==> design.v <==
`timescale 1ns / 1ns  
module paddle_control(
    input clk,
    input en,
    input resetn,
    input [1:0] go,  
	 input [8:0] ball_x,
	 input [7:0] ball_y,
	 output reg [2:0] PADDLE_HIT,
    output reg draw,
	 output reg [8:0] current_state
    );
    reg [8:0] next_state; 
    localparam  BRICK_WIDTH = 8'd16,
					 BRICK_HEIGHT = 8'd8,
					 PADDLE_WIDTH= 8'd32,  
					 PADDLE_HEIGHT = 8'd2,
					 PADDLE_SIZE = 8'd32,
					 PADDLE_Y_POS = 9'd220;    
    always @(posedge clk)
    if(en) begin
		if(resetn) begin
         case (current_state)
					9'd8: current_state <= 2'd2 * go[0] + current_state;  
					9'd280: current_state <= current_state - (2'd2 * go[1]);  
            default: current_state <= (2'd2 * go[0]) - (2'd2 * go[1]) + current_state;  
         endcase
			if (go[0] || go[1]) draw <= 1'b1;
			else draw <= 1'b0;
		end
		if(resetn == 1'b0) begin
			draw <= 1'b1;
			current_state <= 9'd152;
		end
    end  
	 always@(posedge clk) if(en) begin
		PADDLE_HIT <= 0;
		if(ball_y >= PADDLE_Y_POS && ball_y <= PADDLE_Y_POS + 9'd3 && ball_x >= current_state && ball_x <= current_state + PADDLE_WIDTH)  
			PADDLE_HIT <= ((ball_x - current_state) / 9'd8) + 1'b1;
	 end
endmodule
`timescale 1ns / 1ns  
module ball_control(input clk, 
	input en,
	input reset,
	input [2:0] PADDLE_HIT,
	output reg [8:0] x,
	output reg [7:0] y,
	output reg BRICK_HIT,
	output reg [8:0] brick_x,
	output reg [7:0] brick_y
	);
	localparam LEFT_UP = 3'd0, UP_LEFT = 3'd1, UP_RIGHT = 3'd2, RIGHT_UP = 3'd3, LEFT_DOWN = 3'd4, DOWN_LEFT = 3'd5, DOWN_RIGHT = 3'd6, RIGHT_DOWN = 3'd7,
					LEFT_WALL_X = 9'd12,
					TOP_WALL_Y = 8'd20,
					RIGHT_WALL_X = 9'd320 - 9'd12,
					BRICK_WIDTH = 9'd32, BRICK_HEIGHT = 8'd4,
					BRICK_ONE_X = 9'd100, BRICK_ONE_Y = 8'd60,
					BRICK_TWO_X = 9'd150, BRICK_TWO_Y = 8'd60,
					BRICK_THREE_X = 9'd200, BRICK_THREE_Y = 8'd60;
	reg [8:0] d_x;
	reg [7:0] d_y;
	reg [2:0] current_direction;
	reg [1:0] WALL_HIT; 
	reg [2:0] status;  
	always @(posedge clk) if(en) begin
		case(current_direction)
			LEFT_UP: begin
				d_x <= -9'd2;
				d_y <= -8'd1;
			end
			UP_LEFT: begin
				d_x <= -9'd1;
				d_y <= -8'd2;
			end
			UP_RIGHT: begin
				d_x <= 9'd1;
				d_y <= -8'd2;
			end
			RIGHT_UP: begin
				d_x <= 9'd2;
				d_y <= -8'd1;
			end
			LEFT_DOWN: begin
				d_x <= -9'd2;
				d_y <= 8'd1;
			end
			DOWN_LEFT: begin
				d_x <= -9'd1;
				d_y <= 8'd2;
			end
			DOWN_RIGHT: begin
				d_x <= 9'd1;
				d_y <= 8'd2;
			end
			RIGHT_DOWN: begin
				d_x <= 9'd2;
				d_y <= 8'd1;
			end
		endcase
		if(!reset) begin
			x <= 9'd160;
			y <= 8'd218;
			current_direction <= UP_RIGHT; 
			d_x <= 9'd1;
			d_y <= -8'd2;
		end
		if(!reset) begin 
			status <= 3'b111;
			BRICK_HIT <= 1'b0;
		end
		BRICK_HIT <= 1'b0;
		if(y >= BRICK_ONE_Y && y <= (BRICK_ONE_Y + BRICK_HEIGHT) && x >= BRICK_ONE_X && x <= (BRICK_ONE_X + BRICK_WIDTH) && status[0] == 1'b1) begin
			BRICK_HIT <= 1'b1;
			brick_x <= BRICK_ONE_X; brick_y <= BRICK_ONE_Y;
			status[0] <= 1'b0;
			if(current_direction == LEFT_UP || current_direction == UP_LEFT || current_direction == RIGHT_UP || current_direction == UP_RIGHT)
				current_direction <= ((x - BRICK_ONE_X) / 9'd8) + 3'd4;
			else 
				current_direction <= (x - BRICK_ONE_X) / 9'd8;
		end
		if(y >= BRICK_TWO_Y && y <= (BRICK_TWO_Y + BRICK_HEIGHT) && x >= BRICK_TWO_X && x <= (BRICK_TWO_X + BRICK_WIDTH) && status[1] == 1'b1) begin
			BRICK_HIT <= 1'b1;
			brick_x <= BRICK_TWO_X; brick_y <= BRICK_TWO_Y;
			status[1] <= 1'b0;
			if(current_direction == LEFT_UP || current_direction == UP_LEFT || current_direction == RIGHT_UP || current_direction == UP_RIGHT)
				current_direction <= ((x - BRICK_TWO_X) / 9'd8) + 3'd4;
			else 
				current_direction <= (x - BRICK_TWO_X) / 9'd8;
		end
		if(y >= BRICK_THREE_Y && y <= (BRICK_THREE_Y + BRICK_HEIGHT) && x >= BRICK_THREE_X && x <= (BRICK_THREE_X + BRICK_WIDTH) && status[2] == 1'b1) begin
			BRICK_HIT <= 1'b1;
			brick_x <= BRICK_THREE_X; brick_y <= BRICK_THREE_Y;
			status[2] <= 1'b0;
			if(current_direction == LEFT_UP || current_direction == UP_LEFT || current_direction == RIGHT_UP || current_direction == UP_RIGHT)
				current_direction <= ((x - BRICK_THREE_X) / 9'd8) + 3'd4;
			else 
				current_direction <= (x - BRICK_THREE_X) / 9'd8;
		end
		if(reset && PADDLE_HIT !== 0) current_direction <= PADDLE_HIT - 3'b1;
		if(reset && WALL_HIT !== 0) begin
			case(WALL_HIT)
				2'd1: begin case(current_direction)
							LEFT_UP: begin current_direction <= RIGHT_UP;
											d_x <= 9'd2;
											d_y <= -8'd1;
										end
							UP_LEFT: begin current_direction <= UP_RIGHT;
											d_x <= 9'd1;
											d_y <= -8'd2;
										end
							LEFT_DOWN: begin current_direction <= RIGHT_DOWN;
												d_x <= 9'd2;
												d_y <= 8'd1;
											end
							DOWN_LEFT: begin current_direction <= DOWN_RIGHT;
												d_x <= 9'd1;
												d_y <= 8'd2;
											end
						endcase
					end
				2'd2: begin case(current_direction)
							LEFT_UP: begin current_direction <= LEFT_DOWN;
											d_x <= -9'd2;
											d_y <= 8'd1;
										end
							UP_LEFT: begin current_direction <= DOWN_LEFT;
											d_x <= -9'd1;
											d_y <= 8'd2;
										end
							RIGHT_UP: begin current_direction <= RIGHT_DOWN;
											d_x <= 9'd2;
											d_y <= 8'd1;
										end
							UP_RIGHT: begin current_direction <= DOWN_RIGHT;
												d_x <= 9'd1;
												d_y <= 8'd2;
										end
						endcase
					end
				2'd3: begin case(current_direction)
							RIGHT_UP: begin current_direction <= LEFT_UP;
											d_x <= -9'd2;
											d_y <= -8'd1;
										end
							UP_RIGHT: begin current_direction <= UP_LEFT;
											d_x <= -9'd1;
											d_y <= -8'd2;
										end
							RIGHT_DOWN: begin current_direction <= LEFT_DOWN;
												d_x <= -9'd2;
												d_y <= 8'd1;
										end
							DOWN_RIGHT: begin current_direction <= DOWN_LEFT;
												d_x <= -9'd2;
												d_y <= 8'd1;
										end
						endcase
					end
			endcase
		end
		if(reset) begin 
			x <= x + d_x;
			y <= y + d_y;
		end
		if(y >= 8'd235 && y <= 8'd240) begin
			d_x <= 1'b0;
			d_y <= 1'b0;
		end
	end
	always @(posedge clk) if(en) begin
		if(!reset) WALL_HIT <= 2'b0;
		else begin
			if(x <= LEFT_WALL_X) WALL_HIT <= 2'd1; 
			else begin
				if(y <= TOP_WALL_Y) WALL_HIT <= 2'd2;
				else begin
					if(x >= RIGHT_WALL_X) WALL_HIT <= 2'd3;
					else WALL_HIT <= 2'b0;
				end
			end
		end
	end
endmodule
`timescale 1ns / 1ns  
module new_draw(input clk,
	input reset,
	input [8:0] paddle_pos,
	input p_draw,
	input [8:0] ball_x,
	input [7:0] ball_y,
	input fps,
	input BRICK_HIT,
	input [8:0] brick_x,
	input [7:0] brick_y,
	output reg [8:0] x,
	output reg [7:0] y,
	output reg [2:0] color,
	output reg wren);
	reg [30:0] current_state, next_state;	
	reg [8:0] current_paddle;
	reg [8:0] current_ball_x;
	reg [7:0] current_ball_y;
	reg [3:0] current_brick;
	reg paddle_draw;
	reg ball_draw;
	reg brick_hit;
	reg [15:0] wall_draw_progress;
	reg [6:0] paddle_draw_progress;
	reg [31:0] reset_progress;
	reg [8:0] brick_draw_progress;
	localparam  PADDLE_SIZE = 8'd64,
					INIT = 32'd0,
					LEFT_WALL_FINISHED = INIT + 32'd1920,
					TOP_WALL_FINISHED = LEFT_WALL_FINISHED + 32'd2560,
					RIGHT_WALL_FINISHED = TOP_WALL_FINISHED + 32'd1920,
					DRAW_BRICKS = RIGHT_WALL_FINISHED + 1,
					BRICKS_FINISHED = DRAW_BRICKS + 32'd128,
					WAIT = BRICKS_FINISHED + 1'd1,
					PADDLE_ERASE_START = WAIT + 1'd1,
					PADDLE_DRAW_START = PADDLE_ERASE_START + PADDLE_SIZE + 1'd1,
					PADDLE_CYCLE_END = PADDLE_DRAW_START + PADDLE_SIZE + 1'd1,
					BALL_ERASE = PADDLE_CYCLE_END + 1,
					BALL_DRAW = BALL_ERASE + 2'd2,
					BALL_CYCLE_END = BALL_DRAW + 2'd2,
					RESET_START = BRICK_ERASE_END + 1'b1,
					RESET_END = RESET_START + 32'd76800,
					BRICK_ERASE_START = BALL_CYCLE_END + 1'b1,
					BRICK_ERASE_END = BRICK_ERASE_START + 8'd128;
	always @(posedge clk) begin
		case (current_state)
			WAIT: next_state <= ball_draw ? BALL_ERASE : (paddle_draw ? PADDLE_ERASE_START: WAIT);  
			PADDLE_CYCLE_END: next_state <= (ball_draw ? BALL_ERASE : WAIT);
			BALL_CYCLE_END: next_state <= (brick_hit ? BRICK_ERASE_START : WAIT);
			BRICKS_FINISHED: begin
				if(current_brick < 3'd3) next_state <= DRAW_BRICKS;
				else next_state <= WAIT;
			end
			BRICK_ERASE_END: next_state <= (paddle_draw ? PADDLE_ERASE_START : WAIT);
			RESET_END: next_state <= INIT;
			default: next_state <= current_state + 1'd1;
		endcase			
		if(!reset) begin
			current_state <= INIT;
		end
		else current_state <= next_state;
	end
	always @(posedge clk) begin
		if(fps) ball_draw <= 1'b1;
		if(BRICK_HIT) brick_hit <= 1'b1;
		if(!reset) begin 
			brick_hit <= 1'b0;
			current_brick <= 3'b0;
		end
		case (current_state)
			INIT: begin 
				wall_draw_progress <= 16'd0;
				wren <= 1'b1;
			end	
			LEFT_WALL_FINISHED: begin
				wall_draw_progress <= 16'd0;
			end
			TOP_WALL_FINISHED: begin
				wall_draw_progress <= 16'd0;
			end
			WAIT: begin
				paddle_draw <= p_draw;
				wren <= 1'b0;
			end
			PADDLE_ERASE_START: begin 
				wren <= 1'b1;
				paddle_draw_progress <= 6'd0;
			end
			PADDLE_DRAW_START: begin
				paddle_draw_progress <= 6'd0;
				current_paddle <= paddle_pos;
			end
			PADDLE_CYCLE_END: paddle_draw <= 1'b0;
			BALL_ERASE: wren <= 1'b1;
			BALL_DRAW: begin
				current_ball_x <= ball_x;
				current_ball_y <= ball_y;
			end
			BALL_CYCLE_END: ball_draw <= 1'b0;
			RESET_START: begin 
				wren <= 1'b1;
				reset_progress <= 32'd0;
				y <= 8'd8;
			end
			DRAW_BRICKS: begin 
				wren <= 1'b1;
				brick_draw_progress <= 9'd0;
				current_brick <= current_brick + 1'b1;
			end
			BRICKS_FINISHED: wren <= 1'b0;
			BRICK_ERASE_START: brick_draw_progress <= 9'd0;
			BRICK_ERASE_END: brick_hit <= 1'b0;
			default: begin
				if(INIT < current_state && current_state < LEFT_WALL_FINISHED) begin
					color <= 3'b100;
					x <= wall_draw_progress % 4'd8;
					y <= wall_draw_progress / 4'd8;
				end
				if(LEFT_WALL_FINISHED < current_state && current_state < TOP_WALL_FINISHED) begin
					color <= 3'b100;
					x <= wall_draw_progress % 9'd320;
					y <= wall_draw_progress / 9'd320;
				end
				if(TOP_WALL_FINISHED < current_state && current_state < RIGHT_WALL_FINISHED) begin
					color <= 3'b100;
					x <= 9'd320 - (wall_draw_progress % 4'd8);
					y <= wall_draw_progress / 4'd8;
				end
				if(PADDLE_ERASE_START < current_state && current_state < PADDLE_DRAW_START) begin
					color <= 3'b000;
					x <= current_paddle + (paddle_draw_progress % 6'd32);
					y <= 9'd220 + (paddle_draw_progress / 6'd32);
				end
				if(PADDLE_DRAW_START < current_state && current_state < PADDLE_CYCLE_END) begin
					color <= 3'b001;
					x <= current_paddle + (paddle_draw_progress % 6'd32);
					y <= 9'd220 + (paddle_draw_progress / 6'd32);
				end
				if(BALL_ERASE < current_state && current_state < BALL_DRAW) begin
					color <= 3'b000;
					x <= current_ball_x;
					y <= current_ball_y;
				end
				if(BALL_DRAW < current_state && current_state < BALL_CYCLE_END) begin
					color <= 3'b010;
					x <= current_ball_x;
					y <= current_ball_y;
				end
				if(RESET_START < current_state && current_state < RESET_END) begin
					color<= 3'b000;
					x <= reset_progress % 9'd320;
					y <= reset_progress / 9'd320;
				end
				if(DRAW_BRICKS < current_state && current_state < BRICKS_FINISHED && current_brick == 4'd1) begin
					color <= 3'b110;
					x <= 9'd100 + (brick_draw_progress % 9'd32);
					y <= 8'd60 + (brick_draw_progress / 8'd32);
				end
				if(DRAW_BRICKS < current_state && current_state < BRICKS_FINISHED && current_brick == 4'd2) begin
					color <= 3'b110;
					x <= 9'd150 + (brick_draw_progress % 9'd32);
					y <= 8'd60 + (brick_draw_progress / 8'd32);
				end
				if(DRAW_BRICKS < current_state && current_state < BRICKS_FINISHED && current_brick == 4'd3) begin
					color <= 3'b110;
					x <= 9'd200 + (brick_draw_progress % 9'd32);
					y <= 8'd60 + (brick_draw_progress / 8'd32);
				end
				if(BRICK_ERASE_START < current_state && current_state < BRICK_ERASE_END) begin
					wren <= 1'b1;
					color <= 3'b000;
					x <= brick_x + (brick_draw_progress % 9'd32);
					y <= brick_y + (brick_draw_progress / 8'd32);
				end
				wall_draw_progress <= wall_draw_progress + 1'b1;
				paddle_draw_progress <= paddle_draw_progress + 1'b1;
				reset_progress <= reset_progress + 1'b1;
				brick_draw_progress <= brick_draw_progress + 1'b1;
			end
		endcase
		if(!reset) begin
			x <= 9'd0;
			y <= 8'd0;
			color <= 3'b000;
			paddle_draw <= 1'b0;
			current_paddle <= 9'd152;
			current_ball_x <= 9'd160;
			current_ball_y <= 8'd218;
		end
	end
endmodule
`timescale 1ns / 1ns  
module breakout
	(
		input         clk,
		input         resetn,        
		input  [1:0]  go,            
		input         paddle_tick,   
		input         ball_tick,     
		output [8:0]  x,
		output [7:0]  y,
		output [2:0]  colour,
		output        plot
	);
	 wire draw_paddle;
	 wire[8:0] paddle_pos;
	 wire[8:0] ball_x; wire [7:0] ball_y;
	 wire[2:0] BALL_HIT;
	 wire BRICK_HIT;
	 wire [8:0] brick_x;
	 wire [7:0] brick_y;
	 wire fps_clock = paddle_tick | ~resetn;
	 wire thirty_clock = ball_tick | ~resetn;
	paddle_control PC(.clk(clk), .en(fps_clock), .resetn(resetn), .go(go), .ball_x(ball_x), .ball_y(ball_y), .draw(draw_paddle), .current_state(paddle_pos), .PADDLE_HIT(BALL_HIT));
	ball_control BC(.clk(clk), .en(thirty_clock), .reset(resetn), .x(ball_x), .y(ball_y), .PADDLE_HIT(BALL_HIT), .BRICK_HIT(BRICK_HIT), .brick_x(brick_x), .brick_y(brick_y));
	new_draw ND(.clk(clk), .reset(resetn), .paddle_pos(paddle_pos), .p_draw(draw_paddle), .ball_x(ball_x), .ball_y(ball_y), .x(x), .y(y), .color(colour), .wren(plot), .fps(thirty_clock), .BRICK_HIT(BRICK_HIT), .brick_x(brick_x), .brick_y(brick_y));
endmodule
==> run.sh <==
#!/bin/bash
# the make line also repeats each setting of config.mk as NAME=value (left out here)
make -C /OpenROAD-flow-scripts/flow DESIGN_CONFIG=/design/flow/config.mk WORK_HOME=/design/flow/orfs CLKGATE_MAP_FILE= finish
==> config.mk <==
export PLATFORM = sky130hd
export DESIGN_NAME = breakout
export DESIGN_NICKNAME = breakout
export VERILOG_FILES = /design/flow/design.v
export SDC_FILE = /design/flow/constraint.sdc
export NUM_CORES = 4
export LEC_CHECK = 0
export CAP_MARGIN = 20
export CORE_MARGIN = 2
export CORE_UTILIZATION = 72
export CTS_CLUSTER_SIZE = 40
export SETUP_SLACK_MARGIN = 2.02
export SLEW_MARGIN = 20
==> constraint.sdc <==
create_clock -name core_clock -period 7.72 [get_ports {clk}]
set_input_delay 1.5440 -clock core_clock [delete_from_list [all_inputs] [get_ports {clk}]]
set_output_delay 1.5440 -clock core_clock [all_outputs]
set_load 0.01 [all_outputs]
==> results of run 1 <==
## metal layers
layer	wire, µm	track usage, %	share of wire [%]
met5	0	0	0
met4	4320	14.7	7.1
met3	7180	4.37	12
met2	27800	68.4	46
met1	21700	53.2	36
## metrics by stage
step                cells  TNS, ns  total power, mW  hold slack, ns
floorplan            2193        0             2.97           0.412
global placement     2473        0             3.29           0.413
detailed placement   2473   -0.420             3.37           0.419
CTS                  2580        0             4.58           0.433
global route         2637    -5.84             4.99           0.449
finish               2637    -2.28             4.78           0.434
## cell type report
cell class                      count  area, µm²
Timing Repair Buffer              194       1690
Fill cell                        1221       2920
Tap cell                          324        405
Multi-Input combinational cell   1758      12300
Sequential cell                   236       5900
Clock inverter                     10       81.3
Inverter                           81        304
Clock buffer                       34        679
## timing repair
action / in CTS / in global routing
gates resized: 102 / 142
pin swaps: 77 / 91
hold endpoints to repair: 0 / 0
setup endpoints to repair: 11 / 13
setup buffers: 59 / 56
gates cloned: 4 / 1
==> run summary, run 1 <==
status -> finished with violations
power share of the clock group -> 24.3%
hold path startpoint -> ND.next_state[12]$_DFF_P_
FF-to-FF End -> ND.y[0]$_SDFFE_PN0P_
P&R area growth vs syn -> 20.1%
Critical Path End -> ND.y[0]$_SDFFE_PN0P_
Hold EP -> ND.current_state[12]$_SDFF_PN0_
CP max stage delay -> 0.50 ns
Worst-Margin Slew -> 1.10 ns
Seq group -> 1.83 mW
grt ovf -> 0
Top pwr grp -> sequential cells
Comb. pwr -> 1.78 mW
clock root buffer -> clkbuf_16
Synth Seq Share -> 33.1%
Setup WS pre-CTS -> -0.122 ns
Clock Path Buffers -> 3
endpoints failing setup -> 6
CP startpoint -> ND.reset_progress[31]$_SDFFCE_PP0P_
fin area -> 21400 µm²
final worst path period share -> 106%
Yosys Instances -> 2193
vias per cell -> 7.32
critical path type -> reg -> reg
ys flops -> 236
Crit. End Element -> flip-flop
Die H -> 161 µm
Synth cell types -> 112
required time of the critical path -> 8.11 ns
Initial DRT Pass Iterations -> 14
Die X -> 161 µm
Clock transition at path regs -> 0.07 ns
Final Hold Vio Count -> 0
max-capacitance violation count -> 0
Hold Crit Class -> reg -> reg
hold buffers post-CTS -> 0
Iter 0 DRT Violations -> 3535
YS warnings -> 3
R2R setup slack -> -0.49 ns
Synth top cell by count -> nor2_1
Routed WL per cell -> 23.2 µm
pin count of the biggest net entering global routing -> 54
CP Launch Type -> flip-flop
die area -> 26000 µm²
first-pass GRT wire length -> 86900 µm
GPL Wtd Cong -> 0.984
CP Max Fanout -> 8
Flop pwr share -> 38.3%
FP Rows -> 57
ant diodes -> 0
DRC violations left -> 0
fraction of registers with async set/reset -> 0%
Power Internal -> 2.96 mW
crit path DAT -> 8.59 ns
crit-path leading delay family -> AND-OR/OR-AND gates
Largest cells by area -> edfxtp_1 20%, dfxtp_1 13%, ha_1 5.5%
post-synthesis cell count -> 2193
f_max -> 122 MHz
Crit path depth -> 38
Synth logic family -> simple AND/OR/NAND/NOR gates
XOR/XNOR Area Share -> 6.74%
GR Util All Layers -> 40.2%
worst setup margin -> -0.485 ns
H-Tree Depth -> 1
top cells by count -> 260 x nor2_1, 248 x nand2_1, 119 x dfxtp_1
initial antenna violation count -> 0
IO Pins -> 27
Initial Util -> 73.3%
Worst Reg-to-Reg Cells -> 38
leakage -> 8.32 nW
MUX share of area -> 2.17%
Placement Cell Area -> 18500 µm²
port bufs -> 26
post-DP HPWL -> 35800 µm
syn_area_per_cell -> 8.12 µm²
CTS Sinks -> 236
CP max stage cell -> edfxtp_1
Layout Check Fails -> setup timing
core area -> 24300 µm²
crit path buf inv count -> 11
Slew Limit Fails -> 0
yosys stat area -> 17800 µm²
maximum VDD drop -> 328 µV
switch share -> 38.0%
number of global-route vias before repair -> 17000
routed wire length -> 61100 µm
Adder Area Share -> 6.11%
floorplan net count -> 2283
worst r2r src -> ND.reset_progress[31]$_SDFFCE_PP0P_
combinational share of power -> 37.3%
cell taking the most area after synthesis -> edfxtp_1
clock skew -> 0.0205 ns
Most common reg cell -> dfxtp_1
vias -> 19300
sw power -> 1.82 mW
Post-synth EDFFs -> 117
Simple-Gate Fraction of Synth Area -> 26.3%
Period minus WS final -> 8.21 ns
clk pwr -> 1.16 mW
DRT antenna net count -> 0
Complex Gates by Area -> 21.1%
Post-Syn Area -> 17800 µm²
RSZ-0062 raised after global routing -> true
hold path depth -> 1
PD cells -> 223 nW/µm²
Nets -> 2385
OpenROAD warning count -> 51
area share, top type -> 19.7%
Worst-Skew Late Latency -> 0.53 ns
total CTS buffers -> 24
max_slew headroom -> 26.0%
CTS tree -> yes
Final Util -> 88.0%
==> run 2, diff against run 1 <==
Settings changed: CAP_MARGIN 20 to 10, CORE_MARGIN 2 to 8, CORE_UTILIZATION 72 to 23, CTS_CLUSTER_SIZE 40 to 32, GPL_ROUTABILITY_DRIVEN set to 1, HOLD_SLACK_MARGIN set to 0.01, PLACE_DENSITY_LB_ADDON set to 0.14, SETUP_SLACK_MARGIN 2.02 to unset, TNS_END_PERCENT set to 70.
Clock period 7.72 ns to 9.66 ns, I/O delays scaled along.
==> run summary, run 2 <==
status -> no timing/DRC/antenna violations
routed wire length -> 58300 µm
first-pass GRT wire length -> 92400 µm
number of global-route vias before repair -> 15700
DRT antenna net count -> 0
maximum VDD drop -> 140 µV
YS warnings -> 3
Simple-Gate Fraction of Synth Area -> 26.3%
worst r2r src -> ND.reset_progress[28]$_SDFFCE_PP0P_
Adder Area Share -> 6.11%
DRC violations left -> 0
Post-synth EDFFs -> 117
Post-Syn Area -> 17800 µm²
Fill cells -> 8501
leakage -> 7.53 nW
switch share -> 36.6%
Power Internal -> 2.45 mW
Clock transition at path regs -> 0.07 ns
crit path buf inv count -> 1
Yosys Instances -> 2193
crit path DAT -> 9.57 ns
endpoints failing setup -> 0
initial antenna violation count -> 1
Hold Crit Class -> reg -> reg
GR Util All Layers -> 13.0%
ys flops -> 236
Worst Reg-to-Reg Cells -> 28
Flop pwr share -> 38.8%
FP Rows -> 102
Worst-Margin Slew -> 1.06 ns
grt ovf -> 0
Synth top cell by count -> nor2_1
MUX share of area -> 2.17%
RSZ-0062 raised after global routing -> false
Slew Limit Fails -> 0
port bufs -> 26
Hold EP -> ND.current_state[14]$_SDFF_PN0_
critical path type -> reg -> reg
total power draw -> 3.87 mW
top cells by count -> 260 x nor2_1, 248 x nand2_1, 119 x dfxtp_1
Initial DRT Pass Iterations -> 5
combinational share of power -> 30.9%
post-synthesis cell count -> 2193
clock skew -> 0.0448 ns
Nets -> 2243
Initial Util -> 23.1%
CTS tree -> yes
hold path depth -> 1
sw power -> 1.42 mW
Routed WL per cell -> 18.1 µm
worst setup margin -> 0.570 ns
area share, top type -> 19.7%
Most common reg cell -> dfxtp_1
hold buffers post-CTS -> 0
Fin Hold WS -> 0.425 ns
vias per cell -> 5.05
Seq group -> 1.50 mW
Iter 0 DRT Violations -> 1095
Clock Path Buffers -> 3
Comb. pwr -> 1.19 mW
max-capacitance violation count -> 0
power share of the clock group -> 30.4%
pin count of the biggest net entering global routing -> 51
CP Max Fanout -> 22
Die H -> 294 µm
Synth logic family -> simple AND/OR/NAND/NOR gates
ant diodes -> 0
Synth cell types -> 112
Crit. End Element -> flip-flop
P&R area growth vs syn -> 13.0%
floorplan net count -> 2283
Final Hold Vio Count -> 0
R2R setup slack -> 0.57 ns
total CTS buffers -> 31
core area -> 77100 µm²
Setup WS pre-CTS -> 0.711 ns
OpenROAD warning count -> 46
CP Launch Type -> flip-flop
yosys stat area -> 17800 µm²
IO Pins -> 27
Complex Gates by Area -> 21.1%
final worst path period share -> 94.1%
fraction of registers with async set/reset -> 0%
Synth Seq Share -> 33.1%
PD cells -> 192 nW/µm²
Final Util -> 26.1%
Top pwr grp -> sequential cells
Crit path depth -> 28
crit-path leading delay family -> AND-OR/OR-AND gates
Period minus WS final -> 9.09 ns
FF-to-FF End -> ND.x[6]$_SDFFE_PN0P_
Die X -> 294 µm
Critical Path End -> ND.x[6]$_SDFFE_PN0P_
CP max stage cell -> edfxtp_1
hold path startpoint -> ND.next_state[14]$_SDFF_PN0_
post-DP HPWL -> 42900 µm
CTS Sinks -> 236
die area -> 86600 µm²
cell taking the most area after synthesis -> edfxtp_1
GPL Wtd Cong -> 0.830
XOR/XNOR Area Share -> 6.74%
max_slew headroom -> 28.8%
clock root buffer -> clkbuf_16
Worst-Skew Late Latency -> 0.61 ns
H-Tree Depth -> 1
most frequent CP cell -> nor2_1
f_max -> 110 MHz
CP startpoint -> ND.reset_progress[28]$_SDFFCE_PP0P_
Largest cells by area -> edfxtp_1 20%, dfxtp_1 13%, ha_1 5.5%
vias -> 16200
CP max stage delay -> 0.68 ns
setup TNS -> 0 ns
clk pwr -> 1.17 mW
required time of the critical path -> 10.14 ns
syn_area_per_cell -> 8.12 µm²
==> run 2: routing by layer <==
layer / up-vias / track usage (%) / wire length, µm
li1: 7929 / - / -
met1: 7880 / 18.2 / 28100
met2: 368 / 21.7 / 27300
met3: 58 / 1.29 / 2180
met4: 0 / 2.31 / 789
met5: - / 0 / 0
==> run 2: repair_timing <==
action	in CTS	in global routing
gates resized	0	1
setup buffers	0	1
endpoints found under the setup margin	0	1
==> run 2: layout make-up <==
cell class	count	area, µm²	share of cell area (%)
Timing Repair Buffer	47	413	2.05
Clock inverter	14	130	0.646
Clock buffer	44	916	4.55
Multi-Input combinational cell	1756	11200	55.5
Inverter	81	304	1.51
Tap cell	1040	1300	6.46
Sequential cell	236	5900	29.3
==> run 2: per-stage QoR <==
stage          std cells  area (µm²)
2_1_floorplan       2193       17800
3_3_place_gp        3159       19100
3_5_place_dp        3159       19100
4_1_cts             3217       20100
5_1_grt             3218       20100
6_report            3218       20100
==> run 3, diff against run 2 <==
Settings changed: ABC_AREA set to 1, CAP_MARGIN 10 to 20, CORE_MARGIN 8 to 2, CORE_UTILIZATION 23 to 72, CTS_CLUSTER_SIZE 32 to 13, GPL_ROUTABILITY_DRIVEN 1 to unset, HOLD_SLACK_MARGIN 0.01 to unset, PLACE_DENSITY_LB_ADDON 0.14 to 0.07, TNS_END_PERCENT 70 to unset.
Clock period 9.66 ns to 7.69 ns, I/O delays scaled along.
==> run summary, run 3 <==
die area -> 24600 µm²
status -> did not finish
Placed Cells incl. Taps -> 2886
post-synthesis cell count -> 2356
Post-Syn Area -> 16800 µm²
Adder Area Share -> 6.48%
floorplan net count -> 2446
core area -> 22800 µm²
grt ovf -> 533
Clock Path Buffers -> 3
FP Rows -> 55
syn_area_per_cell -> 7.13 µm²
fraction of registers with async set/reset -> 0%
yosys stat area -> 16800 µm²
Simple-Gate Fraction of Synth Area -> 29.7%
Die X -> 157 µm
CTS Sinks -> 236
port bufs -> 26
Placement Cell Area -> 19200 µm²
GPL Wtd Cong -> 1.06
Largest cells by area -> edfxtp_1 21%, dfxtp_1 14%, nand2_1 9.3%
area share, top type -> 20.9%
H-Tree Depth -> 1
cell taking the most area after synthesis -> edfxtp_1
Complex Gates by Area -> 15.4%
IO Pins -> 27
Stop stage -> global routing
Error Message -> [ERROR GRT-0232] Routing congestion too high. Check the congestion heatmap in the GUI.
GR Util All Layers -> 92.3%
Die H -> 157 µm
top cells by count -> 417 x nand2_1, 385 x inv_1, 239 x nor2_1
XOR/XNOR Area Share -> 3.08%
Yosys Instances -> 2356
Post-synth EDFFs -> 117
MUX share of area -> 0%
Synth top cell by count -> nand2_1
Initial Util -> 73.8%
clock root buffer -> clkbuf_16
Synth logic family -> simple AND/OR/NAND/NOR gates
Synth cell types -> 63
total CTS buffers -> 25
YS warnings -> 3
ys flops -> 236
Most common reg cell -> dfxtp_1
post-DP HPWL -> 38900 µm
Synth Seq Share -> 35.1%
run 3: per-layer routing:
metal	GRT usage, %	overflow
met1	87.7	19
met2	103	245
met3	83.5	39
met4	102	219
met5	60.5	11
run 3: stage by stage:
step / TNS, ns / util [%] / setup WS, ns
floorplan: -6.26 / - / -1.25
global placement: -10.60 / 84.1 / -1.68
detailed placement: -20.25 / 84.1 / -2.67
CTS: -19.83 / 90.5 / -2.41
run 3: timing repair:
| item | 4_1_cts |
|---|---|
| gates resized | 87 |
| hold endpoints to repair | 0 |
| pin swaps | 38 |
| endpoints found under the setup margin | 11 |
| gates cloned | 0 |
| hold buffers | 0 |
| buffers inserted | 53 |
==> run 4, diff against run 3 <==
Settings changed: ABC_AREA 1 to unset, CELL_PAD_IN_SITES_DETAIL_PLACEMENT set to 0, CORE_UTILIZATION 72 to 40, CTS_CLUSTER_DIAMETER set to 138, CTS_CLUSTER_SIZE 13 to unset, GPL_ROUTABILITY_DRIVEN set to 0, HOLD_SLACK_MARGIN set to -0.1, MAX_ROUTING_LAYER set to met4, MIN_ROUTING_LAYER set to met1, PLACE_DENSITY_LB_ADDON 0.07 to 0.08, SETUP_SLACK_MARGIN set to 1.41, SLEW_MARGIN 20 to 40.
Clock period 7.69 ns to 5.28 ns, I/O delays scaled along.
==> run summary, run 4 <==
status -> finished with violations
Layout Check Fails -> setup timing
H-Tree Depth -> 1
Yosys Instances -> 2193
Complex Gates by Area -> 21.1%
f_max -> 134 MHz
clock skew -> 0.0264 ns
combinational share of power -> 36.9%
Crit path depth -> 35
Adder Area Share -> 6.11%
endpoints failing setup -> 11
Worst-Margin Slew -> 0.744 ns
clock root buffer -> clkbuf_16
Comb. pwr -> 2.64 mW
initial antenna violation count -> 0
IO Pins -> 27
cell taking the most area after synthesis -> edfxtp_1
Most common reg cell -> dfxtp_1
required time of the critical path -> 5.76 ns
Fin Hold WS -> 0.415 ns
CP max stage delay -> 0.55 ns
worst r2r src -> ND.reset_progress[31]$_SDFFCE_PP0P_
Routed WL per cell -> 17.8 µm
CTS tree -> yes
P&R area growth vs syn -> 32.1%
fraction of registers with async set/reset -> 0%
Post-Syn Area -> 17800 µm²
YS warnings -> 3
power share of the clock group -> 26.1%
vias -> 17700
Nets -> 2614
most frequent CP cell -> buf_6
Die H -> 215 µm
vias per cell -> 5.65
Clock Path Buffers -> 3
Hold EP -> ND.current_state[7]$_SDFF_PN0_
clk pwr -> 1.87 mW
floorplan net count -> 2283
Setup WS pre-CTS -> -2.32 ns
Crit. End Element -> flip-flop
CP Launch Type -> flip-flop
ys flops -> 236
Critical Path End -> ND.x[6]$_SDFFE_PN0P_
PD cells -> 305 nW/µm²
Fill cells -> 4156
Synth cell types -> 112
crit path DAT -> 7.94 ns
leakage -> 9.54 nW
pin count of the biggest net entering global routing -> 50
die area -> 46200 µm²
CP startpoint -> ND.reset_progress[31]$_SDFFCE_PP0P_
Clock transition at path regs -> 0.06 ns
Register Area -> 5900 µm²
routed wire length -> 56000 µm
Top pwr grp -> sequential cells
core area -> 44100 µm²
Simple-Gate Fraction of Synth Area -> 26.3%
Die X -> 215 µm
Synth logic family -> simple AND/OR/NAND/NOR gates
hold buffers post-CTS -> 0
area share, top type -> 19.7%
Final Hold Vio Count -> 0
Iter 0 DRT Violations -> 1268
Worst Reg-to-Reg Cells -> 35
DRT antenna net count -> 0
FF-to-FF End -> ND.x[6]$_SDFFE_PN0P_
Synth top cell by count -> nor2_1
Flop pwr share -> 37.0%
Power Internal -> 4.60 mW
DRC violations left -> 0
crit-path leading delay family -> AND-OR/OR-AND gates
Slew Limit Fails -> 0
sw power -> 2.57 mW
final worst path period share -> 141%
MUX share of area -> 2.17%
total CTS buffers -> 28
hold path depth -> 1
syn_area_per_cell -> 8.12 µm²
switch share -> 35.8%
grt ovf -> 0
ant diodes -> 0
RSZ-0062 raised after global routing -> true
worst setup margin -> -2.18 ns
post-synthesis cell count -> 2193
max-capacitance violation count -> 0
max_slew headroom -> 49.0%
Initial Util -> 40.4%
CTS Sinks -> 236
hold path startpoint -> ND.next_state[7]$_DFF_P_
Combinational Area -> 12300 µm²
Initial DRT Pass Iterations -> 6
maximum VDD drop -> 338 µV
CP Max Fanout -> 7
GR Util All Layers -> 24.3%
Largest cells by area -> edfxtp_1 20%, dfxtp_1 13%, ha_1 5.5%
Post-synth EDFFs -> 117
Synth Seq Share -> 33.1%
Seq group -> 2.65 mW
CP max stage cell -> or4_4
top cells by count -> 260 x nor2_1, 248 x nand2_1, 119 x dfxtp_1
crit path buf inv count -> 10
number of global-route vias before repair -> 17100
Worst-Skew Late Latency -> 0.56 ns
R2R setup slack -> -2.18 ns
Hold Crit Class -> reg -> reg
first-pass GRT wire length -> 90300 µm
port bufs -> 26
Period minus WS final -> 7.46 ns
critical path type -> reg -> reg
post-DP HPWL -> 41300 µm
XOR/XNOR Area Share -> 6.74%
FP Rows -> 77
yosys stat area -> 17800 µm²
OpenROAD warning count -> 49
run 4: per-layer routing:
metal | GRT usage, % | vias up | wire, µm
li1 | - | 8681 | -
met2 | 39.7 | 436 | 26500
met3 | 2.39 | 100 | 2270
met1 | 32.3 | 8514 | 25800
met5 | - | - | 0
met4 | 6.16 | 0 | 1390
run 4: repair_timing:
item                                    CTS  global route
gates cloned                              5             0
buffers inserted                         56            25
pin swaps                                49            38
gates resized                           133            93
endpoints found under the setup margin   60            30
run 4: layout make-up:
| type | count | share of cell area, % |
|---|---|---|
| inverter | 81 | 1.29 |
| multi-input combinational | 1758 | 52.2 |
| tap | 592 | 3.15 |
| clock buffer | 42 | 3.59 |
| timing repair buffer | 419 | 14.5 |
| sequential | 236 | 25.1 |
| clock inverter | 9 | 0.202 |
run 4: stage by stage:
stage / TNS (ns) / total power, mW / utilization [%] / instance area [µm²] / cells
floorplan: -11.48 / 4.35 / - / 18000 / 2193
global placement: -18.86 / 5.05 / 47.2 / 20800 / 2997
detailed placement: -19.72 / 5.13 / 47.3 / 20900 / 3000
CTS: -17.09 / 7.16 / 51.8 / 22900 / 3112
global route: -21.48 / 7.64 / 53.3 / 23500 / 3137
finish: -18.37 / 7.17 / 53.3 / 23500 / 3137
==> run 5, diff against run 4 <==
Settings changed: ABC_AREA set to 0, CELL_PAD_IN_SITES_DETAIL_PLACEMENT 0 to unset, CORE_UTILIZATION 40 to 63, CTS_CLUSTER_DIAMETER 138 to unset, HOLD_SLACK_MARGIN -0.1 to unset, MIN_ROUTING_LAYER met1 to unset, PLACE_DENSITY_LB_ADDON 0.08 to 0.19, SETUP_SLACK_MARGIN 1.41 to -0.18, SLEW_MARGIN 40 to 25.
Clock period 5.28 ns to 5.5 ns, I/O delays scaled along.
==> run summary, run 5 <==
status -> finished with violations
Layout Check Fails -> setup timing
Worst-Skew Late Latency -> 0.54 ns
worst r2r src -> ND.reset_progress[27]$_SDFFCE_PP0P_
endpoints failing setup -> 11
Die H -> 172 µm
most frequent CP cell -> buf_4
Comb. pwr -> 2.58 mW
maximum VDD drop -> 367 µV
Seq group -> 2.56 mW
CP Max Fanout -> 11
DRT antenna net count -> 0
max_slew headroom -> 25.2%
combinational share of power -> 37.1%
Final Hold Vio Count -> 0
crit path buf inv count -> 6
Synth top cell by count -> nor2_1
Synth cell types -> 112
setup TNS -> -25.31 ns
ys flops -> 236
Crit. End Element -> flip-flop
worst setup margin -> -2.86 ns
Post-synth EDFFs -> 117
post-synthesis cell count -> 2193
crit path DAT -> 8.82 ns
switch share -> 36.7%
post-DP HPWL -> 37800 µm
CP Launch Type -> flip-flop
Nets -> 2571
Power Internal -> 4.40 mW
Yosys Instances -> 2193
PD cells -> 307 nW/µm²
IO Pins -> 27
R2R setup slack -> -2.86 ns
Slew Limit Fails -> 0
initial antenna violation count -> 2
Iter 0 DRT Violations -> 2471
clk pwr -> 1.81 mW
Complex Gates by Area -> 21.1%
Hold Crit Class -> reg -> reg
cell taking the most area after synthesis -> edfxtp_1
Simple-Gate Fraction of Synth Area -> 26.3%
CTS Sinks -> 236
hold path depth -> 1
fraction of registers with async set/reset -> 0%
Post-Syn Area -> 17800 µm²
CP max stage cell -> xor2_1
DRC violations left -> 0
first-pass GRT wire length -> 86900 µm
area share, top type -> 19.7%
YS warnings -> 3
OpenROAD warning count -> 49
CTS tree -> yes
pin count of the biggest net entering global routing -> 54
Top pwr grp -> combinational logic
Worst-Margin Slew -> 1.09 ns
Most common reg cell -> dfxtp_1
core area -> 27800 µm²
CP startpoint -> ND.reset_progress[27]$_SDFFCE_PP0P_
H-Tree Depth -> 1
clock skew -> 0.0277 ns
top cells by count -> 260 x nor2_1, 248 x nand2_1, 119 x dfxtp_1
Routed WL per cell -> 21.5 µm
Fill cells -> 1686
Die X -> 172 µm
Adder Area Share -> 6.11%
hold buffers post-CTS -> 0
Hold EP -> ND.current_state[7]$_SDFF_PN0_
floorplan net count -> 2283
GR Util All Layers -> 37.1%
yosys stat area -> 17800 µm²
required time of the critical path -> 5.95 ns
Flop pwr share -> 36.8%
routed wire length -> 61800 µm
number of global-route vias before repair -> 17800
FF-to-FF End -> ND.x[6]$_SDFFE_PN0P_
Worst Reg-to-Reg Cells -> 32
f_max -> 120 MHz
vias -> 19500
XOR/XNOR Area Share -> 6.74%
Largest cells by area -> edfxtp_1 20%, dfxtp_1 13%, ha_1 5.5%
MUX share of area -> 2.17%
power share of the clock group -> 26.1%
Critical Path End -> ND.x[6]$_SDFFE_PN0P_
Synth Seq Share -> 33.1%
total power draw -> 6.95 mW
final worst path period share -> 152%
hold path startpoint -> ND.next_state[7]$_DFF_P_
Clock transition at path regs -> 0.07 ns
total CTS buffers -> 25
Setup WS pre-CTS -> -2.00 ns
RSZ-0062 raised after global routing -> true
max-capacitance violation count -> 0
P&R area growth vs syn -> 27.3%
syn_area_per_cell -> 8.12 µm²
die area -> 29600 µm²
Crit path depth -> 32
vias per cell -> 6.77
port bufs -> 26
leakage -> 9.21 nW
FP Rows -> 61
grt ovf -> 0
Clock Path Buffers -> 3
sw power -> 2.55 mW
critical path type -> reg -> reg
Initial Util -> 64.1%
clock root buffer -> clkbuf_16
crit-path leading delay family -> AND-OR/OR-AND gates
CP max stage delay -> 0.64 ns
Initial DRT Pass Iterations -> 9
Synth logic family -> simple AND/OR/NAND/NOR gates
Period minus WS final -> 8.36 ns
[run 5: through the flow]
stage	std cells	cell area (µm²)	hold slack, ns	util, %
floorplan	2193	18000	0.412	-
global placement	2760	20400	0.412	73.3
detailed placement	2760	20400	0.419	73.3
CTS	2839	21900	0.437	78.9
global route	2879	22700	0.443	81.6
finish	2879	22700	0.429	81.6
[run 5: cell type report]
class	instances	area, µm²	share of cell area, %
timing repair buffer	380	3040	13.4
clock buffer	37	785	3.46
antenna	2	5.00	0.0221
sequential	236	5900	26.0
clock inverter	8	100	0.441
tap	378	473	2.09
inverter	81	304	1.34
multi-input combinational	1757	12100	53.3
[run 5: repair_timing]
action / 4_1_cts / 5_1_grt
buffers inserted: 31 / 38
pin swaps: 27 / 84
cloned: 3 / 1
endpoints found under the setup margin: 11 / 11
resized: 86 / 88
hold endpoints to repair: 0 / 0
[run 5: metal layers]
layer	routed length, µm	GRT usage [%]
met4	4080	17.4
met3	6600	6.73
met1	22500	44.1
met5	0	-
met2	28700	61.3
==> run 6, diff against run 5 <==
Settings changed: ABC_AREA 0 to unset, CORE_UTILIZATION 63 to 40, GPL_ROUTABILITY_DRIVEN 0 to unset, MAX_ROUTING_LAYER met4 to unset, PLACE_DENSITY_LB_ADDON 0.19 to unset, SETUP_SLACK_MARGIN -0.18 to unset, SLEW_MARGIN 25 to 20.
Clock period 5.5 ns to 15.0 ns, I/O delays scaled along.
==> run summary, run 6 <==
GR Util All Layers -> 20.8%
status -> no timing/DRC/antenna violations
Seq group -> 956 µW
Fill cells -> 4422
number of instances resized during post-cts repair -> 0
clk pwr -> 734 µW
combinational share of power -> 30.9%
clock skew -> 0.0390 ns
crit path buf inv count -> 0
P&R area growth vs syn -> 9.28%
critical path type -> reg -> reg
CTS tree -> yes
Setup WS pre-CTS -> 6.03 ns
worst setup margin -> 5.86 ns
DRC violations left -> 0
Die H -> 215 µm
CP startpoint -> ND.reset_progress[28]$_SDFFCE_PP0P_
CP Max Fanout -> 22
grt ovf -> 0
Crit path depth -> 27
cell taking the most area after synthesis -> edfxtp_1
Adder Area Share -> 6.11%
Hold EP -> ND.current_state[8]$_SDFF_PN0_
GPL Wtd Cong -> 0.900
Clock Path Buffers -> 3
RSZ-0062 raised after global routing -> false
Complex Gates by Area -> 21.1%
ant diodes -> 0
crit path DAT -> 9.60 ns
Yosys Instances -> 2193
routed wire length -> 49400 µm
DRT antenna net count -> 0
number of global-route vias before repair -> 15100
worst r2r src -> ND.reset_progress[28]$_SDFFCE_PP0P_
hold path startpoint -> ND.next_state[8]$_DFF_P_
Initial Util -> 40.4%
Period minus WS final -> 9.14 ns
post-CTS setup repair buffer count -> 0
Worst Reg-to-Reg Cells -> 27
vias per cell -> 5.90
fraction of registers with async set/reset -> 0%
pin count of the biggest net entering global routing -> 68
f_max -> 109 MHz
Worst-Margin Slew -> 0.996 ns
total CTS buffers -> 28
Worst-Skew Late Latency -> 0.57 ns
setup TNS -> 0 ns
port bufs -> 26
Simple-Gate Fraction of Synth Area -> 26.3%
first-pass GRT wire length -> 80300 µm
maximum VDD drop -> 110 µV
top cells by count -> 260 x nor2_1, 248 x nand2_1, 119 x dfxtp_1
OpenROAD warning count -> 46
floorplan net count -> 2283
FF-to-FF End -> ND.x[7]$_SDFFE_PN0P_
H-Tree Depth -> 1
R2R setup slack -> 5.86 ns
Top pwr grp -> sequential cells
max_slew headroom -> 31.7%
Die X -> 215 µm
sw power -> 862 µW
max-capacitance violation count -> 0
XOR/XNOR Area Share -> 6.74%
Iter 0 DRT Violations -> 1693
Power Internal -> 1.58 mW
Clock transition at path regs -> 0.06 ns
area share, top type -> 19.7%
crit-path leading delay family -> AND-OR/OR-AND gates
MUX share of area -> 2.17%
Final Hold Vio Count -> 0
post-DP HPWL -> 35600 µm
initial antenna violation count -> 0
Synth Seq Share -> 33.1%
PD cells -> 126 nW/µm²
Critical Path End -> ND.x[7]$_SDFFE_PN0P_
vias -> 16300
IO Pins -> 27
Synth top cell by count -> nor2_1
Nets -> 2232
post-synthesis cell count -> 2193
Crit. End Element -> flip-flop
hold path depth -> 1
Most common reg cell -> dfxtp_1
CP max stage delay -> 0.80 ns
Synth logic family -> simple AND/OR/NAND/NOR gates
Flop pwr share -> 39.1%
clock root buffer -> clkbuf_16
final worst path period share -> 60.9%
CP max stage cell -> a211oi_2
YS warnings -> 3
FP Rows -> 77
Post-synth EDFFs -> 117
hold buffers post-CTS -> 0
power share of the clock group -> 30.0%
Comb. pwr -> 756 µW
core area -> 44100 µm²
required time of the critical path -> 15.46 ns
endpoints failing setup -> 0
leakage -> 7.46 nW
most frequent CP cell -> a21oi_1
Post-Syn Area -> 17800 µm²
Synth cell types -> 112
Initial DRT Pass Iterations -> 5
Largest cells by area -> edfxtp_1 20%, dfxtp_1 13%, ha_1 5.5%
Hold Crit Class -> reg -> reg
CP Launch Type -> flip-flop
ys flops -> 236
yosys stat area -> 17800 µm²
CTS Sinks -> 236
syn_area_per_cell -> 8.12 µm²
switch share -> 35.3%
die area -> 46200 µm²
Slew Limit Fails -> 0
Routed WL per cell -> 17.9 µm
## run 6: layout make-up
cell class | instances | area (µm²) | area share [%]
multi-input cells | 1756 | 11200 | 57.3
flip-flops and latches | 236 | 5900 | 30.3
clock buffers | 34 | 795 | 4.08
well taps | 592 | 741 | 3.80
repair buffers | 39 | 353 | 1.81
inverters | 81 | 304 | 1.56
clock inverters | 18 | 223 | 1.14
## run 6: routing by layer
layer / vias up / track usage [%] / routed length [µm]
li1: 7902 / - / -
met1: 7764 / 28.6 / 22600
met2: 518 / 33.9 / 22600
met3: 81 / 3.03 / 3000
met4: 0 / 6.07 / 1230
met5: - / 0 / 0
## run 6: per-stage QoR
step	cells	hold WS [ns]	utilization, %	total power, mW	area, µm²
after global routing	2756	0.441	44.1	2.61	19500
after floorplan	2193	0.412	-	1.52	17800
after detailed placement	2704	0.418	41.8	1.71	18500
after CTS	2756	0.429	44.1	2.46	19500
after global placement	2704	0.413	41.8	1.69	18400
final	2756	0.430	44.1	2.45	19500
==> run 7, diff against run 6 <==
Settings changed: ABC_AREA set to 1, CORE_UTILIZATION 40 to 72, CTS_CLUSTER_SIZE set to 21, PLACE_DENSITY_LB_ADDON set to 0.2.
Clock period 15.0 ns to 6.72 ns, I/O delays scaled along.
==> run summary, run 7 <==
status -> did not finish
Stop stage -> global routing
total CTS buffers -> 25
FP Rows -> 55
Clock Path Buffers -> 3
Adder Area Share -> 6.48%
Most common reg cell -> dfxtp_1
Synth cell types -> 63
post-synthesis cell count -> 2356
Initial Util -> 73.8%
Synth Seq Share -> 35.1%
IO Pins -> 27
MUX share of area -> 0%
syn_area_per_cell -> 7.13 µm²
Die H -> 157 µm
Synth logic family -> simple AND/OR/NAND/NOR gates
Complex Gates by Area -> 15.4%
Placed Cells incl. Taps -> 2889
CTS Sinks -> 236
fraction of registers with async set/reset -> 0%
Placement Cell Area -> 19200 µm²
Yosys Instances -> 2356
yosys stat area -> 16800 µm²
Post-synth EDFFs -> 117
port bufs -> 26
Die X -> 157 µm
ys flops -> 236
Synth top cell by count -> nand2_1
XOR/XNOR Area Share -> 3.08%
floorplan net count -> 2446
area share, top type -> 20.9%
Post-Syn Area -> 16800 µm²
core area -> 22800 µm²
clock root buffer -> clkbuf_16
GPL Wtd Cong -> 1.08
Simple-Gate Fraction of Synth Area -> 29.7%
Setup WS pre-CTS -> -3.52 ns
cell taking the most area after synthesis -> edfxtp_1
top cells by count -> 417 x nand2_1, 385 x inv_1, 239 x nor2_1
post-DP HPWL -> 38400 µm
die area -> 24600 µm²
Largest cells by area -> edfxtp_1 21%, dfxtp_1 14%, nand2_1 9.3%
H-Tree Depth -> 1
YS warnings -> 3
run 7: what timing repair did:
item                       in CTS
pin swaps                      24
setup endpoints to repair      11
buffers inserted               17
resized                        69
hold buffers                    0
==> run 8, diff against run 7 <==
Settings changed: CELL_PAD_IN_SITES_DETAIL_PLACEMENT set to 0, CORE_UTILIZATION 72 to 65, CTS_CLUSTER_SIZE 21 to unset, GPL_ROUTABILITY_DRIVEN set to 1, MAX_ROUTING_LAYER set to met4, MIN_ROUTING_LAYER set to met1, PLACE_DENSITY_LB_ADDON 0.2 to 0.05, SETUP_SLACK_MARGIN set to 3.02, TNS_END_PERCENT set to 85.
Clock period 6.72 ns to 10.4 ns, I/O delays scaled along.
==> run summary, run 8 <==
FF-to-FF End -> ND.x[8]$_SDFFE_PN0P_
grt ovf -> 0
leakage -> 9.38 nW
Final Util -> 79.0%
pin count of the biggest net entering global routing -> 91
ys flops -> 236
GPL Wtd Cong -> 1.10
switch share -> 35.6%
Power Internal -> 2.01 mW
Worst Reg-to-Reg Cells -> 99
floorplan net count -> 2446
yosys stat area -> 16800 µm²
CTS Sinks -> 236
post-synthesis cell count -> 2356
Yosys Instances -> 2356
Die H -> 165 µm
initial antenna violation count -> 1
maximum VDD drop -> 184 µV
H-Tree Depth -> 1
max_slew headroom -> 22.9%
Synth top cell by count -> nand2_1
DRT antenna net count -> 0
clock skew -> 0.0157 ns
GR peak layer -> met2
met1 Resource Use GR -> 47.3%
vias per cell -> 6.39
total power draw -> 3.13 mW
M2 GR Usage -> 60.1%
CP Launch Type -> flip-flop
worst r2r src -> ND.current_state[26]$_SDFF_PN0_
routed wire length -> 55300 µm
clock root buffer -> clkbuf_16
Fin Hold WS -> 0.407 ns
final worst path period share -> 114%
Hold EP -> ND.current_state[12]$_SDFF_PN0_
R2R setup slack -> -1.42 ns
Most common reg cell -> dfxtp_1
hold path depth -> 2
Critical Path End -> ND.x[8]$_SDFFE_PN0P_
crit path buf inv count -> 4
hold buffers post-CTS -> 0
Flop pwr share -> 41.1%
most frequent CP cell -> nand2_4
met3 Use GR -> 4.92%
post-DP HPWL -> 35400 µm
Initial Util -> 66.5%
Post-Syn Area -> 16800 µm²
Clock transition at path regs -> 0.07 ns
CP max stage delay -> 0.46 ns
area share, top type -> 20.9%
endpoints failing setup -> 7
CP max stage cell -> nor4_1
die area -> 27100 µm²
worst setup margin -> -1.42 ns
max-capacitance violation count -> 0
XOR/XNOR Area Share -> 3.08%
Complex Gates by Area -> 15.4%
Fill cells -> 1689
Comb. pwr -> 910 µW
Worst-Margin Slew -> 1.15 ns
cell taking the most area after synthesis -> edfxtp_1
Adder Area Share -> 6.48%
Nets -> 2555
power share of the clock group -> 29.8%
PD cells -> 157 nW/µm²
Top pwr grp -> sequential cells
required time of the critical path -> 10.86 ns
f_max -> 84.6 MHz
clk pwr -> 932 µW
Period minus WS final -> 11.82 ns
number of global-route vias before repair -> 16200
Die X -> 165 µm
OpenROAD warning count -> 50
Slew Limit Fails -> 0
CP startpoint -> ND.current_state[26]$_SDFF_PN0_
fraction of registers with async set/reset -> 0%
Largest cells by area -> edfxtp_1 21%, dfxtp_1 14%, nand2_1 9.3%
first-pass GRT wire length -> 79200 µm
CP Max Fanout -> 19
DRC violations left -> 0
Crit path depth -> 99
core area -> 25300 µm²
CTS tree -> yes
crit-path leading delay family -> simple AND/OR/NAND/NOR gates
Seq group -> 1.29 mW
Clock Path Buffers -> 3
Crit. End Element -> flip-flop
Worst-Skew Late Latency -> 0.54 ns
YS warnings -> 3
Hold Crit Class -> reg -> reg
Layout Check Fails -> setup timing
P&R area growth vs syn -> 18.7%
hold path startpoint -> ND.next_state[12]$_DFF_P_
Synth cell types -> 63
vias -> 18000
sw power -> 1.11 mW
Post-synth EDFFs -> 117
top cells by count -> 417 x nand2_1, 385 x inv_1, 239 x nor2_1
MUX share of area -> 0%
critical path type -> reg -> reg
GR Util All Layers -> 37.0%
Final Hold Vio Count -> 0
Synth logic family -> simple AND/OR/NAND/NOR gates
total CTS buffers -> 26
Synth Seq Share -> 35.1%
combinational share of power -> 29.1%
status -> finished with violations
FP Rows -> 58
IO Pins -> 27
RSZ-0062 raised after global routing -> true
port bufs -> 26
Initial DRT Pass Iterations -> 7
syn_area_per_cell -> 7.13 µm²
Simple-Gate Fraction of Synth Area -> 29.7%
Routed WL per cell -> 19.6 µm
crit path DAT -> 12.28 ns
Iter 0 DRT Violations -> 2283
## run 8: timing repair
action,in CTS,in global routing
pin swaps,54,108
buffers inserted,56,22
cloned,0,0
endpoints found under the setup margin,11,11
endpoints found under the hold margin,0,0
gates resized,111,117
## run 8: area by class of cell
cell class                 count  area [µm²]  area share, %
clock inverter                10        51.3          0.257
clock buffer                  38         810           4.06
multi-input combinational   1670       10200           51.0
timing repair buffer         126        1030           5.16
inverter                     405        1530           7.67
sequential                   236        5940           29.8
tap                          330         413           2.07
antenna                        1        2.50         0.0125
## run 8: per-stage QoR
stage	area [µm²]	std cells	TNS (ns)	setup slack [ns]
2_1_floorplan	16900	2356	0	1.46
3_3_place_gp	17600	2689	0	0.502
3_5_place_dp	17600	2689	-0.372	-0.160
4_1_cts	19200	2793	0	0.266
5_1_grt	19900	2816	-13.99	-2.26
6_report	19900	2816	-7.78	-1.42
## run 8: metal layers
metal / part of all wire [%] / up-vias / wire length [µm]
met3: 11 / 350 / 6090
met5: 0 / - / 0
met1: 38 / 8194 / 21300
met4: 5.8 / 0 / 3220
li1: - / 8145 / -
met2: 45 / 1311 / 24700
==> run 9, diff against run 8 <==
Settings changed: CAP_MARGIN 20 to 10, CORE_ASPECT_RATIO set to 0.99, CTS_CLUSTER_SIZE set to 29, GPL_ROUTABILITY_DRIVEN 1 to 0, GPL_TIMING_DRIVEN set to 0, MAX_ROUTING_LAYER met4 to unset, MIN_ROUTING_LAYER met1 to met2, PLACE_DENSITY_LB_ADDON 0.05 to 0.17, SETUP_SLACK_MARGIN 3.02 to 0.1, SLEW_MARGIN 20 to 15, TNS_END_PERCENT 85 to 75.
Clock period 10.4 ns to 7.83 ns, I/O delays scaled along.
==> run summary, run 9 <==
status -> did not finish
Stop stage -> global routing
Error Message -> [ERROR GRT-0232] Routing congestion too high. Check the congestion heatmap in the GUI.
IO Pins -> 27
syn_area_per_cell -> 7.13 µm²
port bufs -> 25
Placed Cells incl. Taps -> 2714
FP Rows -> 58
Post-Syn Area -> 16800 µm²
Most common reg cell -> dfxtp_1
Synth top cell by count -> nand2_1
Initial Util -> 66.1%
post-synthesis cell count -> 2356
grt ovf -> 62
top cells by count -> 417 x nand2_1, 385 x inv_1, 239 x nor2_1
GR Util All Layers -> 71.4%
fraction of registers with async set/reset -> 0%
YS warnings -> 3
Yosys Instances -> 2356
XOR/XNOR Area Share -> 3.08%
Synth logic family -> simple AND/OR/NAND/NOR gates
Die X -> 166 µm
clock root buffer -> clkbuf_16
Post-synth EDFFs -> 117
Synth cell types -> 63
Adder Area Share -> 6.48%
total CTS buffers -> 27
MUX share of area -> 0%
cell taking the most area after synthesis -> edfxtp_1
post-DP HPWL -> 35700 µm
area share, top type -> 20.9%
Simple-Gate Fraction of Synth Area -> 29.7%
floorplan net count -> 2446
Largest cells by area -> edfxtp_1 21%, dfxtp_1 14%, nand2_1 9.3%
CTS Sinks -> 236
yosys stat area -> 16800 µm²
Synth Seq Share -> 35.1%
die area -> 27100 µm²
ys flops -> 236
core area -> 25400 µm²
H-Tree Depth -> 1
Clock Path Buffers -> 3
Complex Gates by Area -> 15.4%
Die H -> 164 µm
==> run 9: per-layer routing <==
metal  overflow  GRT usage (%)
met1          -              -
met2         14           77.1
met3         25           79.9
met4         18           51.1
met5          5           49.2
==> run 9: timing repair <==
| action | in CTS |
|---|---|
| pin swaps | 86 |
| setup buffers | 76 |
| cloned | 0 |
| gates resized | 149 |
| endpoints found under the setup margin | 11 |
| hold buffers | 0 |
==> run 9: per-stage QoR <==
stage | util, % | setup slack (ns) | cell area (µm²) | power, mW
after global placement | 69.2 | -2.76 | 17600 | 2.83
after CTS | 77.7 | -2.48 | 19700 | 4.27
after detailed placement | 69.4 | -3.38 | 17600 | 2.91
after floorplan | - | -1.11 | 16900 | 2.56
==> run 10, diff against run 9 <==
Settings changed: ABC_AREA 1 to unset, CAP_MARGIN 10 to 20, CELL_PAD_IN_SITES_DETAIL_PLACEMENT 0 to unset, CORE_ASPECT_RATIO 0.99 to unset, CORE_UTILIZATION 65 to 72, CTS_CLUSTER_SIZE 29 to unset, GPL_ROUTABILITY_DRIVEN 0 to unset, GPL_TIMING_DRIVEN 0 to unset, MIN_ROUTING_LAYER met2 to unset, PLACE_DENSITY_LB_ADDON 0.17 to unset, SETUP_SLACK_MARGIN 0.1 to -0.44, SLEW_MARGIN 15 to 20, TNS_END_PERCENT 75 to unset.
Clock period 7.83 ns to 7.6 ns, I/O delays scaled along.
==> run summary, run 10 <==
status -> finished with violations
Layout Check Fails -> setup timing
total power draw -> 4.82 mW
Simple-Gate Fraction of Synth Area -> 26.3%
hold path depth -> 1
DRC violations left -> 0
GR Util All Layers -> 39.6%
first-pass GRT wire length -> 85200 µm
max_slew headroom -> 28.6%
leakage -> 7.82 nW
port bufs -> 26
OpenROAD warning count -> 48
fraction of registers with async set/reset -> 0%
number of global-route vias before repair -> 16900
hold buffers post-CTS -> 0
clock skew -> 0.0336 ns
final worst path period share -> 102%
Synth logic family -> simple AND/OR/NAND/NOR gates
floorplan net count -> 2283
Routed WL per cell -> 20.9 µm
DRT antenna net count -> 0
Synth top cell by count -> nor2_1
Clock transition at path regs -> 0.06 ns
syn_area_per_cell -> 8.12 µm²
switch share -> 37.5%
vias per cell -> 6.94
hold path startpoint -> ND.next_state[14]$_SDFF_PN0_
power share of the clock group -> 26.2%
Initial Util -> 73.3%
Post-Syn Area -> 17800 µm²
Worst Reg-to-Reg Cells -> 31
CP max stage delay -> 0.52 ns
Initial DRT Pass Iterations -> 8
CP startpoint -> ND.reset_progress[28]$_SDFFCE_PP0P_
Clock Path Buffers -> 3
Seq group -> 1.86 mW
Power Internal -> 3.02 mW
Period minus WS final -> 7.76 ns
worst r2r src -> ND.reset_progress[28]$_SDFFCE_PP0P_
Crit. End Element -> flip-flop
Top pwr grp -> sequential cells
Comb. pwr -> 1.70 mW
Yosys Instances -> 2193
most frequent CP cell -> buf_4
core area -> 24300 µm²
Die H -> 161 µm
Crit path depth -> 31
max-capacitance violation count -> 0
endpoints failing setup -> 5
die area -> 26000 µm²
combinational share of power -> 35.3%
post-synthesis cell count -> 2193
Flop pwr share -> 38.5%
yosys stat area -> 17800 µm²
FF-to-FF End -> ND.x[6]$_SDFFE_PN0P_
Nets -> 2313
Hold Crit Class -> reg -> reg
XOR/XNOR Area Share -> 6.74%
CTS tree -> yes
fin cells -> 2565
MUX share of area -> 2.17%
Slew Limit Fails -> 0
ant diodes -> 0
Synth cell types -> 112
worst setup margin -> -0.158 ns
crit-path leading delay family -> AND-OR/OR-AND gates
pin count of the biggest net entering global routing -> 70
Adder Area Share -> 6.11%
CP max stage cell -> or4bb_1
Placement Cell Area -> 18600 µm²
Worst-Skew Late Latency -> 0.55 ns
Critical Path End -> ND.x[6]$_SDFFE_PN0P_
routed wire length -> 53600 µm
top cells by count -> 260 x nor2_1, 248 x nand2_1, 119 x dfxtp_1
Complex Gates by Area -> 21.1%
CP Max Fanout -> 10
Iter 0 DRT Violations -> 2666
required time of the critical path -> 8.06 ns
crit path DAT -> 8.21 ns
clk pwr -> 1.26 mW
f_max -> 129 MHz
grt ovf -> 0
CP Launch Type -> flip-flop
post-DP HPWL -> 37000 µm
area share, top type -> 19.7%
Most common reg cell -> dfxtp_1
Worst-Margin Slew -> 1.04 ns
vias -> 17800
H-Tree Depth -> 1
Synth Seq Share -> 33.1%
Setup WS pre-CTS -> -0.144 ns
CTS Sinks -> 236
P&R area growth vs syn -> 11.4%
Placed Cells incl. Taps -> 2504
maximum VDD drop -> 382 µV
Final Hold Vio Count -> 0
Fill cells -> 1530
Post-synth EDFFs -> 117
cell taking the most area after synthesis -> edfxtp_1
Die X -> 161 µm
GPL Wtd Cong -> 0.998
R2R setup slack -> -0.16 ns
fin area -> 19800 µm²
critical path type -> reg -> reg
PD cells -> 243 nW/µm²
IO Pins -> 27
total CTS buffers -> 24
ys flops -> 236
sw power -> 1.81 mW
Largest cells by area -> edfxtp_1 20%, dfxtp_1 13%, ha_1 5.5%
initial antenna violation count -> 1
YS warnings -> 3
clock root buffer -> clkbuf_16
FP Rows -> 57
Hold EP -> ND.current_state[14]$_SDFF_PN0_
crit path buf inv count -> 6
Final Util -> 81.6%
-- run 10: through the flow --
stage	hold WS (ns)	TNS, ns
3_5_place_dp	0.419	-0.403
2_1_floorplan	0.412	0
6_report	0.432	-0.603
3_3_place_gp	0.413	0
5_1_grt	0.439	-2.98
4_1_cts	0.434	-0.568
-- run 10: what timing repair did --
action / 4_1_cts / 5_1_grt
resized: 0 / 45
buffers inserted: 0 / 16
endpoints found under the hold margin: 0 / 0
setup endpoints to repair: 0 / 6
-- run 10: cell type report --
type	count	area, µm²	share of cell area [%]
Clock buffer	33	749	3.78
Inverter	81	304	1.53
Clock inverter	11	97.6	0.492
Timing Repair Buffer	123	991	4.99
Multi-Input combinational cell	1757	11400	57.5
Sequential cell	236	5900	29.7
Tap cell	324	405	2.04
-- run 10: metal layers --
layer	global-route usage (%)	vias up	part of all wire (%)
li1	-	8063	-
met1	51.3	8242	39
met2	66.2	1228	47
met3	5.32	272	9.4
met4	18.5	2	5.2
met5	0	-	0.017
No activity file was given, so power comes from the tool's default toggle rates.
